==> inputs of trial 84 <==
==> flow/design.v <==
module Core (clk, addr_to_sram, read_data_sram, write_data, write_enable, sram_req, rom_req, addr_rom, read_data_rom, sram_op_done, clr, reg_write_enable, reg_read_index_1, reg_read_index_2, reg_write_index, reg_write_data, reg_read_data_1, reg_read_data_2);
	input clk, clr, sram_op_done;  
	output reg[18:0] addr_to_sram;
	output reg[17:0] addr_rom;  
	input[7:0] read_data_sram, read_data_rom;  
	output reg write_enable, sram_req, rom_req;  
	output reg[7:0] write_data;  
	output reg reg_write_enable;
	output reg[3:0] reg_read_index_1, reg_read_index_2, reg_write_index;
	output reg[18:0] reg_write_data;
	input[18:0] reg_read_data_1, reg_read_data_2;
	parameter ADD = 5'b00000;
	parameter SUB = 5'b00001;
	parameter CMP = 5'b00010;
	parameter AND = 5'b00011;
	parameter OR = 5'b00100;
	parameter XOR = 5'b00101;
	parameter MOV = 5'b00110;
	parameter BLT = 5'b00111;
	parameter BLTE = 5'b01000;
	parameter LOAD = 5'b01001;
	parameter STORE = 5'b01010;
	parameter JR = 5'b01011;
	parameter BE = 5'b01100;
	parameter BNE = 5'b01101;
	parameter SHIFTLI = 5'b01110;
	parameter SHIFTRI = 5'b01111;
	parameter INC = 5'b11111;
	parameter ADDI = 5'b10000;
	parameter SUBI = 5'b10001;
	parameter CMPI = 5'b10010;
	parameter ANDI = 5'b10011;
	parameter ORI = 5'b10100;
	parameter XORI = 5'b10101;
	parameter MOVI = 5'b10110;
	parameter LOADI = 5'b10111;
	parameter STOREI = 5'b11000;
	parameter JA = 5'b11001;
	parameter BEI = 5'b11010;
	parameter BNEI = 5'b11011;
	parameter BLTI = 5'b11100;
	parameter BLTEI = 5'b11101;
	parameter JS = 5'b11110;	
	parameter FETCH1 = 0;
	parameter DECODE1 = 1;
	parameter FETCH2 = 2;
	parameter DECODE2 = 3;
	parameter FETCH3 = 15;
	parameter DECODE3 = 16;
	parameter FETCH4 = 17;
	parameter DECODE4 = 18;
	parameter OPERATION = 4;
	parameter BRANCH = 5;
	parameter LOADSTATE = 6;
	parameter STORESTATE = 7;
	parameter I_OPERATION = 8;
	parameter I_BRANCH = 9;
	parameter I_LOAD = 10;
	parameter I_STORE = 11;
	parameter I_STORE2 = 19;
	parameter LOADSTATE2 = 12;
	parameter I_LOAD2 = 13;
	parameter STORESTATE2 = 14;
	reg[4:0] state; 
	reg[17:0] PC; 
	reg neg_flag; 
	reg zero_flag; 
	reg[4:0] OPCODE; 
	reg[19:0] immd; 
	reg load_sram; 
	always @ (*) begin
		addr_rom = 19'd0;
		sram_req = 1'b0;
		write_enable = 0;
		reg_write_data = 0;
		write_data = 0;
		reg_write_enable = 0;
		rom_req = 0;
		addr_to_sram = 0;
			if(state == FETCH1) begin
				rom_req = 1'b1;
				addr_rom = PC;
			end
			else if(state == DECODE1) begin
			end
			else if(state == FETCH2) begin
				rom_req = 1;
				addr_rom = PC;
			end
			else if(state == DECODE2) begin
			end
			if(state == FETCH3) begin
				rom_req = 1;
				addr_rom = PC;
			end
			else if(state == DECODE3) begin
			end
			else if(state == FETCH4) begin
				rom_req = 1;
				addr_rom = PC;
			end
			else if(state == DECODE4) begin
			end
			else if(state == OPERATION) begin
				reg_write_enable = 1'b1;
				case(OPCODE)
					ADD: begin
							reg_write_data = reg_read_data_1 + reg_read_data_2;
					end
					SUB: begin
							reg_write_data = reg_read_data_1 - reg_read_data_2;
					end
					CMP: begin
							reg_write_data = reg_read_data_1 - reg_read_data_2;
					end
					AND: begin
							reg_write_data = reg_read_data_1 & reg_read_data_2;
					end
					OR: begin
							reg_write_data = reg_read_data_1 | reg_read_data_2;
					end
					XOR: begin
							reg_write_data = reg_read_data_1 ^ reg_read_data_2;
					end
					MOV: begin
							reg_write_data = reg_read_data_2;
					end
					SHIFTLI: begin
							reg_write_data = reg_read_data_1 << reg_read_index_2;
					end
					SHIFTRI: begin
							reg_write_data = reg_read_data_1 >> reg_read_index_2;
					end
					INC: begin
							reg_write_data = reg_read_data_1 + 1'b1;
					end
				endcase
				if(OPCODE == CMP) begin
					reg_write_enable = 1'b0;
				end
			end
			else if(state == I_BRANCH) begin
				if(OPCODE == JS) begin
						reg_write_data = PC;  
						reg_write_enable = 1;
				end
			end
			else if(state == LOADSTATE) begin
				if(reg_read_data_2 <= 20'hF)
					sram_req = 1'b1;
				else
					rom_req = 1;
				addr_to_sram = {reg_read_data_2};  
				addr_rom = {reg_read_data_2};
			end
			else if(state == LOADSTATE2) begin
				reg_write_data = load_sram ? read_data_sram : read_data_rom;  
				reg_write_enable = 1;
			end
			else if(state == I_LOAD) begin
				if(immd <= 20'hF)
					sram_req = 1'b1;
				else
					rom_req = 1;
				addr_to_sram = {immd};
				addr_rom = {immd};
			end
			else if(state == I_LOAD2) begin
				reg_write_data = load_sram ? read_data_sram : read_data_rom;  
				reg_write_enable = 1;
			end
			else if(state == STORESTATE) begin
				sram_req = 1'b1;
				write_enable = 1;
				addr_to_sram = {reg_read_data_2};
				write_data = reg_read_data_1[7:0];
			end 
			else if(state == I_STORE) begin
				sram_req = 1'b1;
				addr_to_sram = {immd};
				write_data = reg_read_data_1[7:0];
				write_enable = 1;
			end
			else if(state == I_OPERATION) begin
				reg_write_enable = 1'b1;
				case(OPCODE)
					ADDI: begin
							reg_write_data = reg_read_data_1 + immd;
					end
					SUBI:begin
							reg_write_data = reg_read_data_1 - immd;
					end
					CMPI: begin
							reg_write_data = reg_read_data_1 - immd;
					end
					ANDI: begin
							reg_write_data = reg_read_data_1 & immd;
					end
					ORI: begin
							reg_write_data = reg_read_data_1 | immd;
					end
					XORI: begin
							reg_write_data = reg_read_data_1 ^ immd;
					end
					MOVI: begin
							reg_write_data = immd;
					end
				endcase
				if(OPCODE == CMPI) begin
					reg_write_enable = 1'b0;
				end
			end
	end
	always @ (posedge clk or negedge clr) begin
			if(~clr) begin
				state <= FETCH1;
				PC <= 0;
			end
			else if(state == FETCH1) begin
				state <= DECODE1;
				PC <= PC + 1'b1;
			end
			else if(state == DECODE1) begin
				OPCODE <= read_data_rom[7:3];
				state <= FETCH2;
			end
			else if(state == FETCH2) begin
				state <= DECODE2;
				PC <= PC + 1'b1;
			end
			else if(state == DECODE2) begin
					reg_read_index_1 <= read_data_rom[7:4];	
					reg_read_index_2 <= read_data_rom[3:0];
					reg_write_index <= read_data_rom[7:4];
					immd[19:16] <= read_data_rom[3:0];
					if(OPCODE == INC || OPCODE <= MOV || OPCODE == SHIFTLI || OPCODE == SHIFTRI) begin
						state <= OPERATION;
					end
					else if(OPCODE[4] == 1'b1) begin
						state <= FETCH3;
					end
					else if(OPCODE == LOAD) begin
						state <= LOADSTATE;
					end
					else if(OPCODE == STORE) begin
						state <= STORESTATE;
					end
					else begin
						state <= BRANCH;
					end
			end
			else if(state == FETCH3) begin
				state <= DECODE3;
				PC <= PC + 1'b1;
			end
			else if(state == DECODE3) begin
				state <= FETCH4;
				immd[15:8] <= read_data_rom;
			end
			else if(state == FETCH4) begin
				state <= DECODE4;
				PC <= PC + 1'b1;
			end
			else if(state == DECODE4) begin
				immd[7:0] <= read_data_rom;
				if(OPCODE <= MOVI) 
					state <= I_OPERATION;
				else if(OPCODE == LOADI)
					state <= I_LOAD;
				else if(OPCODE == STOREI)
					state <= I_STORE;
				else begin
					if(OPCODE == JS) 
						reg_write_index <= 4'd3;
					state <= I_BRANCH;
				end
			end
			else if(state == OPERATION || state == I_OPERATION) begin
				if(reg_write_data == 0) begin
					zero_flag <= 1; 
				end
				else begin
					zero_flag <= 0;
				end
				if(reg_write_data[18] == 1'b1) begin
					neg_flag <= 1;
				end
				else begin
					neg_flag <= 0;
				end
				state <= FETCH1;
			end
			else if(state == BRANCH) begin
				case(OPCODE)
					BLT: begin
						if(neg_flag) 
							PC <= reg_read_data_1;
					end
					BLTE: begin
						if(neg_flag || zero_flag) 
							PC <= reg_read_data_1;
					end
					JR: begin
						PC <= reg_read_data_1;
					end
					BE: begin
						if(zero_flag)
							PC <= reg_read_data_1;
					end
					BNE: begin
						if(!zero_flag) 
							PC <= reg_read_data_1;
					end
				endcase
				state <= FETCH1;
			end 
			else if(state == I_BRANCH) begin
				case(OPCODE)
					BLTI: begin
						if(neg_flag) 
							PC <= immd;
					end
					BLTEI: begin
						if(neg_flag || zero_flag) 
							PC <= immd;
					end
					JA: begin
						PC <= immd;
					end
					JS: begin
						PC <= immd;
					end
					BEI: begin
						if(zero_flag)
							PC <= immd;
					end
					BNEI: begin
						if(!zero_flag) 
							PC <= immd;
					end
				endcase
				state <= FETCH1;
			end
			else if(state == STORESTATE) begin
				state <= STORESTATE2;
			end
			else if(state == STORESTATE2) begin
				if(sram_op_done)
					state <= FETCH1;
				else
					state <= STORESTATE;
			end
			else if(state == I_STORE) begin
				state <= I_STORE2;
			end
			else if(state == I_STORE2) begin
				if(sram_op_done)
					state <= FETCH1;
				else
					state <= I_STORE;
			end
			else if(state == LOADSTATE) begin
				if(reg_read_data_2 <= 20'hF)
					load_sram <= 1'b1;
				else 
					load_sram <= 1'b0;
				state <= LOADSTATE2;
			end
			else if(state == LOADSTATE2) begin
				if((sram_op_done && load_sram) || ~load_sram)
					state <= FETCH1;
				else 
					state <= LOADSTATE;
			end
			else if(state == I_LOAD) begin
				if(immd <= 20'hF)
					load_sram <= 1'b1;
				else
					load_sram <= 1'b0;
				state <= I_LOAD2;
			end
			else if(state == I_LOAD2) begin
				if((sram_op_done && load_sram) || ~load_sram)
					state <= FETCH1;
				else
					state <= I_LOAD;
			end
	end
endmodule
module Register_File (clk,
					  we,
					  read_index_1,
					  read_index_2,
					  write_index,
					  write_data,
					  read_data_1,
					  read_data_2);
	input clk, we;
	input[3:0] read_index_1, read_index_2, write_index;
	input[18:0] write_data;
	output reg[18:0] read_data_1, read_data_2;
	reg [15:0] sp;
	reg [15:0] fp;
	reg [18:0] ra;
	reg [18:0] a0;
	reg [18:0] a1;
	reg [15:0] m0;
	reg [15:0] m1;
	reg [15:0] rv;
	reg [15:0] v0;
	reg [15:0] v1;
	reg [15:0] p0;
	reg [15:0] p1;
	reg [15:0] p2;
	reg [15:0] p3;
	reg [15:0] p4;
	always@(*) 
	begin
		case(read_index_1)
			0: read_data_1 = 0;
			1: read_data_1 = sp;
			2: read_data_1 = fp;
			3: read_data_1 = ra;
			4: read_data_1 = a0;
			5: read_data_1 = a1;
			6: read_data_1 = m0;
			7: read_data_1 = m1;
			8: read_data_1 = rv;
			9: read_data_1 = v0;
			10: read_data_1 = v1;
			11: read_data_1 = p0;
			12: read_data_1 = p1;
			13: read_data_1 = p2;
			14: read_data_1 = p3;
			15: read_data_1 = p4;
		endcase
	end
	always@(*) 
	begin
		case(read_index_2)
			0: read_data_2 = 0;
			1: read_data_2 = sp;
			2: read_data_2 = fp;
			3: read_data_2 = ra;
			4: read_data_2 = a0;
			5: read_data_2 = a1;
			6: read_data_2 = m0;
			7: read_data_2 = m1;
			8: read_data_2 = rv;
			9: read_data_2 = v0;
			10: read_data_2 = v1;
			11: read_data_2 = p0;
			12: read_data_2 = p1;
			13: read_data_2 = p2;
			14: read_data_2 = p3;
			15: read_data_2 = p4;
		endcase
	end
	always@(posedge clk)begin
		if(we) begin
			case(write_index)
				1: sp <= write_data;
				2: fp <= write_data;
				3: ra <= write_data;
				4: a0 <= write_data;
				5: a1 <= write_data;
				6: m0 <= write_data;
				7: m1 <= write_data;
				8: rv <= write_data;
				9: v0 <= write_data;
				10: v1 <= write_data;
				11: p0 <= write_data;
				12: p1 <= write_data;
				13: p2 <= write_data;
				14: p3 <= write_data;
				15: p4 <= write_data;
		endcase
	end
	end
endmodule
module core_top (
	input clk,
	input clr,
	output rom_req,
	output [17:0] rom_addr,
	input [7:0] rom_data,
	output sram_req,
	output sram_we,
	output [18:0] sram_addr,
	output [7:0] sram_wdata,
	input [7:0] sram_rdata,
	input sram_done
	);
	wire reg_write_enable;
	wire[3:0] reg_read_index_1, reg_read_index_2, reg_write_index;
	wire[18:0] reg_write_data, reg_read_data_1, reg_read_data_2;
	Core _Core(.clk(clk),
			   .addr_to_sram(sram_addr),
			   .read_data_sram(sram_rdata),
			   .write_data(sram_wdata),
			   .write_enable(sram_we),
			   .sram_req(sram_req),
			   .rom_req(rom_req),
			   .addr_rom(rom_addr),
			   .read_data_rom(rom_data),
			   .sram_op_done(sram_done),
			   .clr(clr),
			   .reg_write_enable(reg_write_enable),
			   .reg_read_index_1(reg_read_index_1),
			   .reg_read_index_2(reg_read_index_2),
			   .reg_write_index(reg_write_index),
			   .reg_write_data(reg_write_data),
			   .reg_read_data_1(reg_read_data_1),
			   .reg_read_data_2(reg_read_data_2));
	Register_File _RegisterFile(.clk(clk),
							    .we(reg_write_enable),
							    .read_index_1(reg_read_index_1),
							    .read_index_2(reg_read_index_2),
							    .write_index(reg_write_index),
							    .write_data(reg_write_data),
							    .read_data_1(reg_read_data_1),
							    .read_data_2(reg_read_data_2));
endmodule
==> flow/run.sh <==
#!/bin/bash
# the make line also repeats each setting of config.mk as NAME=value (left out here)
make -C /OpenROAD-flow-scripts/flow DESIGN_CONFIG=/design/flow/config.mk WORK_HOME=/design/flow/orfs CLKGATE_MAP_FILE= finish
==> flow/config.mk <==
export PLATFORM = sky130hd
export DESIGN_NAME = core_top
export DESIGN_NICKNAME = core_top
export VERILOG_FILES = /design/flow/design.v
export SDC_FILE = /design/flow/constraint.sdc
export NUM_CORES = 4
export LEC_CHECK = 0
export ABC_AREA = 1
export CAP_MARGIN = 20
export CORE_MARGIN = 2
export CORE_UTILIZATION = 66
export PLACE_DENSITY = 0.41
export SLEW_MARGIN = 20
==> flow/constraint.sdc <==
create_clock -name core_clock -period 4.76 [get_ports {clk}]
set_input_delay 0.9520 -clock core_clock [delete_from_list [all_inputs] [get_ports {clk}]]
set_output_delay 0.9520 -clock core_clock [all_outputs]
set_load 0.01 [all_outputs]
==> build 1 (differences from trial 84) <==
ABC_AREA = not set   (was 1)
CAP_MARGIN = 10   (was 20)
CELL_PAD_IN_SITES_DETAIL_PLACEMENT = 2   (was not set)
CORE_MARGIN = 6   (was 2)
CORE_UTILIZATION = 72   (was 66)
CTS_CLUSTER_DIAMETER = 154   (was not set)
GPL_ROUTABILITY_DRIVEN = 0   (was not set)
HOLD_SLACK_MARGIN = 0.24   (was not set)
MAX_ROUTING_LAYER = met5   (was not set)
PLACE_DENSITY = not set   (was 0.41)
PLACE_DENSITY_LB_ADDON = 0.04   (was not set)
SETUP_SLACK_MARGIN = 1.16   (was not set)
SLEW_MARGIN = 35   (was 20)
TNS_END_PERCENT = 65   (was not set)
==> flow/constraint.sdc (replaced) <==
create_clock -name core_clock -period 9.0 [get_ports {clk}]
set_input_delay 1.8000 -clock core_clock [delete_from_list [all_inputs] [get_ports {clk}]]
set_output_delay 1.8000 -clock core_clock [all_outputs]
set_load 0.01 [all_outputs]
==> impl_metrics.json <==
{
  "run_status": "aborted with a tool error",
  "lastStage": "global routing (5_1_grt)",
  "firstError": "[ERROR GRT-0232] Routing congestion too high. Check the congestion heatmap in the GUI.",
  "synth.net_count": 3547,
  "die-height_um": 196,
  "cts_resized": 67,
  "fp_util_pct": 66.6,
  "synth_largest_type_area_fraction_pct": 35.3,
  "cts_setup_buffers": 9,
  "synth.area.top_cells": "edfxtp_1, nand2_1, nor2_1",
  "adder_share_pct": 6.20,
  "gp_routability_congestion": 1.19,
  "worst_slack_at_placement_ns": -0.371,
  "chip_area_mm2": 0.0383
}
-- figures above: trial 84

==> impl_metrics.json <==
{
  "run_status": "aborted with a tool error",
  "synth_largest_type_area_fraction_pct": 34.6,
  "numSynthFlops": 323,
  "synth.area.top_cells": "edfxtp_1, ha_1, a21oi_1",
  "firstError": "Error: detail_place.tcl, 38 bad optional access",
  "die-height_um": 197,
  "ys_warn_count": 2,
  "adder_share_pct": 6.08,
  "chip_area_mm2": 0.0390,
  "yosysTopAreaCell": "edfxtp_1",
  "asyncSetResetFlopFracSynth_pct": 11.8,
  "fp_util_pct": 73.4,
  "synth.net_count": 2797,
  "lastStage": "detailed placement (3_5_place_dp)"
}
-- figures above: build 1

